==> inputs of pepper <==
==> flow/design.v <==
`timescale 1ns/1ps
module top(
	input clk,
	input rst,
	input valid,
	input dir,
	input signed [31:0] n,
	output [31:0] zeroCount,
	output signed [31:0] xOut
);
	reg signed [31:0] xReg;
	wire signed [31:0] xNext;
	always @(posedge clk or posedge rst)begin
		if(rst) xReg<=32'sd50;
		else if(valid) xReg<=xNext;
	end
	assign xOut=xReg;
	wire signed[31:0] signedN;
	assign signedN=dir? n: -n;
	wire signed [31:0] addOut;
	wire signed [31:0] modOut;
	wire signed [31:0] normOut;
	wire zeroHit;
	adder uAdd(.a(xReg), .b(signedN), .sum(addOut));
	modulo uMod(.in(addOut), .out(modOut));
	normalize uNorm(.in(modOut), .out(normOut));
	comparator uCmp(.in(normOut), .zero(zeroHit));
	assign xNext=normOut;
	counter uCnt(
		.clk(clk),
		.rst(rst),
		.inc(valid&zeroHit),
		.count(zeroCount)
	);
endmodule
module adder(
	input signed [31:0] a,
	input signed [31:0] b,
	output signed [31:0] sum
);
	assign sum=a+b;
endmodule
module modulo(
	input signed [31:0] in,
	output signed [31:0] out
);
	assign out=in%100;
endmodule
module normalize(
	input signed [31:0] in,
	output signed [31:0] out
);
	assign out=(in<0)? (in+100): in;
endmodule
module comparator(
	input signed [31:0] in,
	output zero
);
	assign zero = (in==0);
endmodule
module counter(
	input clk,
	input rst,
	input inc,
	output reg [31:0] count
);
	always @(posedge clk or posedge rst)begin
		if(rst) count<=32'd0;
		else if(inc) count<=count+1;
	end
endmodule
==> flow/run.sh <==
#!/bin/bash
# the make line also repeats each setting of config.mk as NAME=value (left out here)
make -C /OpenROAD-flow-scripts/flow DESIGN_CONFIG=/design/flow/config.mk WORK_HOME=/design/flow/orfs CLKGATE_MAP_FILE= finish
==> flow/config.mk <==
export PLATFORM = sky130hd
export DESIGN_NAME = top
export DESIGN_NICKNAME = top
export VERILOG_FILES = /design/flow/design.v
export SDC_FILE = /design/flow/constraint.sdc
export NUM_CORES = 4
export LEC_CHECK = 0
export CAP_MARGIN = 20
export CELL_PAD_IN_SITES_DETAIL_PLACEMENT = 2
export CELL_PAD_IN_SITES_GLOBAL_PLACEMENT = 1
export CORE_ASPECT_RATIO = 1.84
export CORE_MARGIN = 8
export CORE_UTILIZATION = 20
export CTS_CLUSTER_DIAMETER = 330
export CTS_CLUSTER_SIZE = 37
export GPL_ROUTABILITY_DRIVEN = 0
export GPL_TIMING_DRIVEN = 0
export MAX_ROUTING_LAYER = met5
export MIN_ROUTING_LAYER = met2
export PLACE_DENSITY = 0.41
export SLEW_MARGIN = 40
export TNS_END_PERCENT = 35
==> flow/constraint.sdc <==
create_clock -name core_clock -period 21.2 [get_ports {clk}]
set_input_delay 4.2400 -clock core_clock [delete_from_list [all_inputs] [get_ports {clk}]]
set_output_delay 4.2400 -clock core_clock [all_outputs]
set_load 0.01 [all_outputs]
==> lagoon: changes against pepper <==
- CELL_PAD_IN_SITES_DETAIL_PLACEMENT: 2 -> unset
- CELL_PAD_IN_SITES_GLOBAL_PLACEMENT: 1 -> unset
- CORE_ASPECT_RATIO: 1.84 -> unset
- CORE_MARGIN: 8 -> 2
- CORE_UTILIZATION: 20 -> 72
- CTS_CLUSTER_DIAMETER: 330 -> unset
- CTS_CLUSTER_SIZE: 37 -> 39
- GPL_ROUTABILITY_DRIVEN: 0 -> unset
- GPL_TIMING_DRIVEN: 0 -> unset
- MAX_ROUTING_LAYER: met5 -> unset
- MIN_ROUTING_LAYER: met2 -> unset
- PLACE_DENSITY: 0.41 -> unset
- SLEW_MARGIN: 40 -> 20
- TNS_END_PERCENT: 35 -> unset
==> flow/constraint.sdc (replaced) <==
create_clock -name core_clock -period 15.5 [get_ports {clk}]
set_input_delay 3.1000 -clock core_clock [delete_from_list [all_inputs] [get_ports {clk}]]
set_output_delay 3.1000 -clock core_clock [all_outputs]
set_load 0.01 [all_outputs]
==> out/metrics.csv <==
metric,value,unit
status,failed layout checks,
violatedChecks,negative setup slack,
drt-pass1-iter-count,5,
setup_slack,-4.62,ns
path_clk_slew,0.06,ns
finalSetupViolCount,62,
the above is filed under pepper

==> out/metrics.csv <==
metric,value,unit
status,aborted with a tool error,
io_buffers,99,
lastStage,detailed placement (3_5_place_dp),
stop_error,"[ERROR DPL-0038] Utilization greater than 100%, impossible to legalize",
fp_nets,1806,
the above is filed under lagoon


* * *

==> run P: inputs <==
Starts from the design.v that is shown in full above.
Settings: LEC_CHECK=0, CAP_MARGIN=20, CORE_MARGIN=2, CORE_UTILIZATION=70, CTS_CLUSTER_SIZE=32, PLACE_DENSITY_LB_ADDON=0.0, SLEW_MARGIN=20; clock period 11.6 ns.
run.sh (not shown) runs the stock make flow with config.mk's settings and CLKGATE_MAP_FILE=.
==> inputs of run C, as changes to run P <==
CORE_MARGIN = 9   (was 2)
CORE_UTILIZATION = 59   (was 70)
CTS_CLUSTER_SIZE = 100   (was 32)
GPL_ROUTABILITY_DRIVEN = 0   (was unset)
HOLD_SLACK_MARGIN = 0.27   (was unset)
PLACE_DENSITY_LB_ADDON = unset   (was 0.0)
SETUP_SLACK_MARGIN = -2.0   (was unset)
TNS_END_PERCENT = 15   (was unset)
==> flow/constraint.sdc (replaced) <==
create_clock -name core_clock -period 34.0 [get_ports {clk}]
set_input_delay 6.8000 -clock core_clock [delete_from_list [all_inputs] [get_ports {clk}]]
set_output_delay 6.8000 -clock core_clock [all_outputs]
set_load 0.01 [all_outputs]
==> results <==
Run C finished clean. Run P never finished: it broke off in detailed placement with DPL-0038. In synthesized area, run C and run P do not differ. Of run P and run C, run C has the higher die area (gap 29%, measured against run C). In synthesized cell count, run P and run C do not differ.

* * *

==> trial 28 <==
Starts from the design.v that is shown in full above.
make LEC_CHECK=0 CAP_MARGIN=10 CORE_ASPECT_RATIO=0.73 CORE_MARGIN=5 CORE_UTILIZATION=21 CTS_CLUSTER_DIAMETER=179 GPL_TIMING_DRIVEN=0 HOLD_SLACK_MARGIN=-0.05 MAX_ROUTING_LAYER=met4 MIN_ROUTING_LAYER=met2 PLACE_DENSITY_LB_ADDON=0.23 SLEW_MARGIN=20 TNS_END_PERCENT=5 finish   # period 34.0 ns
==> trial 62 (differences from trial 28) <==
CAP_MARGIN = 25   (was 10)
CORE_ASPECT_RATIO = unset   (was 0.73)
CORE_MARGIN = 2   (was 5)
CORE_UTILIZATION = 40   (was 21)
CTS_CLUSTER_DIAMETER = 274   (was 179)
HOLD_SLACK_MARGIN = unset   (was -0.05)
MIN_ROUTING_LAYER = unset   (was met2)
PLACE_DENSITY_LB_ADDON = unset   (was 0.23)
TNS_END_PERCENT = unset   (was 5)
==> trial 32 (differences from trial 28) <==
CAP_MARGIN = 20   (was 10)
CORE_ASPECT_RATIO = unset   (was 0.73)
CORE_MARGIN = 2   (was 5)
CORE_UTILIZATION = 66   (was 21)
CTS_CLUSTER_DIAMETER = unset   (was 179)
CTS_CLUSTER_SIZE = 38   (was unset)
GPL_TIMING_DRIVEN = unset   (was 0)
HOLD_SLACK_MARGIN = 0.3   (was -0.05)
MAX_ROUTING_LAYER = unset   (was met4)
MIN_ROUTING_LAYER = unset   (was met2)
PLACE_DENSITY_LB_ADDON = unset   (was 0.23)
TNS_END_PERCENT = unset   (was 5)
==> flow/constraint.sdc (replaced) <==
create_clock -name core_clock -period 22.7 [get_ports {clk}]
set_input_delay 4.5400 -clock core_clock [delete_from_list [all_inputs] [get_ports {clk}]]
set_output_delay 4.5400 -clock core_clock [all_outputs]
set_load 0.01 [all_outputs]
==> summary of the runs <==
Trial 62 completed with no timing, DRC or antenna violations. Trial 32 never finished: it broke off in clock tree synthesis on DPL-0038. Trial 28 went through all stages and came out clean. Against trial 28, the count of clock-buffer cells in the layout of trial 62 is higher by 1. Register-to-register slack: trial 28 is lower than trial 62 (1.1 ns). In synthesized area, trial 32 and trial 62 do not differ. In synthesized cell count, trial 62 and trial 28 do not differ. Of trial 28 and trial 62, trial 28 has the higher via count (gap about 40%, measured against trial 62). Of trial 28 and trial 62, trial 62 has the higher sequential share of layout area (gap 0.40 points). Between trial 28 and trial 62, the lower worst setup slack is in trial 28 (gap 0.68 ns).

* * *

==> inputs of violet <==
Starts from the design.v that is shown in full above.
export LEC_CHECK = 0
export ABC_AREA = 0
export CAP_MARGIN = 20
export CELL_PAD_IN_SITES_GLOBAL_PLACEMENT = 0
export CORE_ASPECT_RATIO = 0.5
export CORE_MARGIN = 2
export CORE_UTILIZATION = 62
export CTS_CLUSTER_DIAMETER = 397
export CTS_CLUSTER_SIZE = 98
export HOLD_SLACK_MARGIN = 0.27
export SETUP_SLACK_MARGIN = -1.74
export SLEW_MARGIN = 20
create_clock -name core_clock -period 34.0 [get_ports {clk}]
==> yarrow (differences from violet) <==
Settings changed: ABC_AREA 0 to default, CAP_MARGIN 20 to 10, CELL_PAD_IN_SITES_GLOBAL_PLACEMENT 0 to default, CORE_ASPECT_RATIO 0.5 to 0.73, CORE_MARGIN 2 to 5, CORE_UTILIZATION 62 to 37, CTS_CLUSTER_DIAMETER 397 to 43, CTS_CLUSTER_SIZE 98 to default, GPL_TIMING_DRIVEN from default to 0, HOLD_SLACK_MARGIN 0.27 to -0.05, MAX_ROUTING_LAYER from default to met4, MIN_ROUTING_LAYER from default to met2, SETUP_SLACK_MARGIN -1.74 to default, TNS_END_PERCENT from default to 5.
==> cedar (differences from violet) <==
Settings changed: ABC_AREA 0 to 1, CELL_PAD_IN_SITES_GLOBAL_PLACEMENT 0 to default, CORE_ASPECT_RATIO 0.5 to default, CORE_UTILIZATION 62 to 69, CTS_CLUSTER_DIAMETER 397 to default, CTS_CLUSTER_SIZE 98 to 99, HOLD_SLACK_MARGIN 0.27 to default, SETUP_SLACK_MARGIN -1.74 to default, TNS_END_PERCENT from default to 5.
==> flow/constraint.sdc (replaced) <==
create_clock -name core_clock -period 22.1 [get_ports {clk}]
set_input_delay 4.4200 -clock core_clock [delete_from_list [all_inputs] [get_ports {clk}]]
set_output_delay 4.4200 -clock core_clock [all_outputs]
set_load 0.01 [all_outputs]
==> comparison <==
- yarrow went through all stages and came out clean. violet passed the timing, design-rule and antenna checks. cedar completed and failed the layout checks on setup timing.
- Design area: yarrow is higher than violet (about 4%).
- The highest critical path depth belongs to cedar, the lowest to violet.
- Flip-flop count is the same in yarrow and cedar.
- Non-clock buffer count: violet < yarrow < cedar.
- In violet the first-iteration DRC count is smaller than in yarrow, by about 55%.
- Sequential share of layout area: yarrow is higher than cedar (0.51 points).
- Global-route usage, highest first: violet, yarrow, cedar.
- Against yarrow, the core utilization of cedar is higher by 46 points.
- Clock skew, highest first: yarrow, cedar, violet.
==> figures <==
| item | cedar | violet | yarrow |
|---|---|---|---|
| Result of the run | failed layout checks | timing/DRC/antenna clean | timing/DRC/antenna clean |
| Layout check failures | setup timing | - | - |
| Met1 routed wirelength after detailed routing | 17700 um | 18500 um | 0 um |
| Post-route clock skew | 0.00748 ns | 0.00694 ns | 0.0143 ns |
| Number of clock buffers in the layout | 10 | 10 | 9 |
| Startpoint of the worst register-to-register path | xReg[0] | xReg[7] | xReg[1] |
| Number of antenna violations at the first check in global routing | 0 | 2 | 0 |
| Multi-input gate share of total cell area | 68.3% | 76.7% | 74.0% |
| Fraction of the mapped netlist area in simple logic gates | 58.8% | 26.2% | 26.2% |
| Fraction of the yosys area taken by sequential cells | 12.3% | 11.8% | 11.8% |
| Non-Filler Instances | 2531 | 2095 | 2342 |
| Highest routed layer | met4 | met5 | met4 |
| Area share of the largest cell type after synthesis | 16.5% | 11.2% | 11.2% |
| Width of the chip | 142 um | 214 um | 235 um |
| Finished Core Util | 88.2% | 69.6% | 42.7% |
| Net count, final | 2368 | 1865 | 1916 |
| Worst slack at placement | -0.217 ns | 1.13 ns | 2.16 ns |
| Critical Path Source | n[10] | n[6] | n[6] |
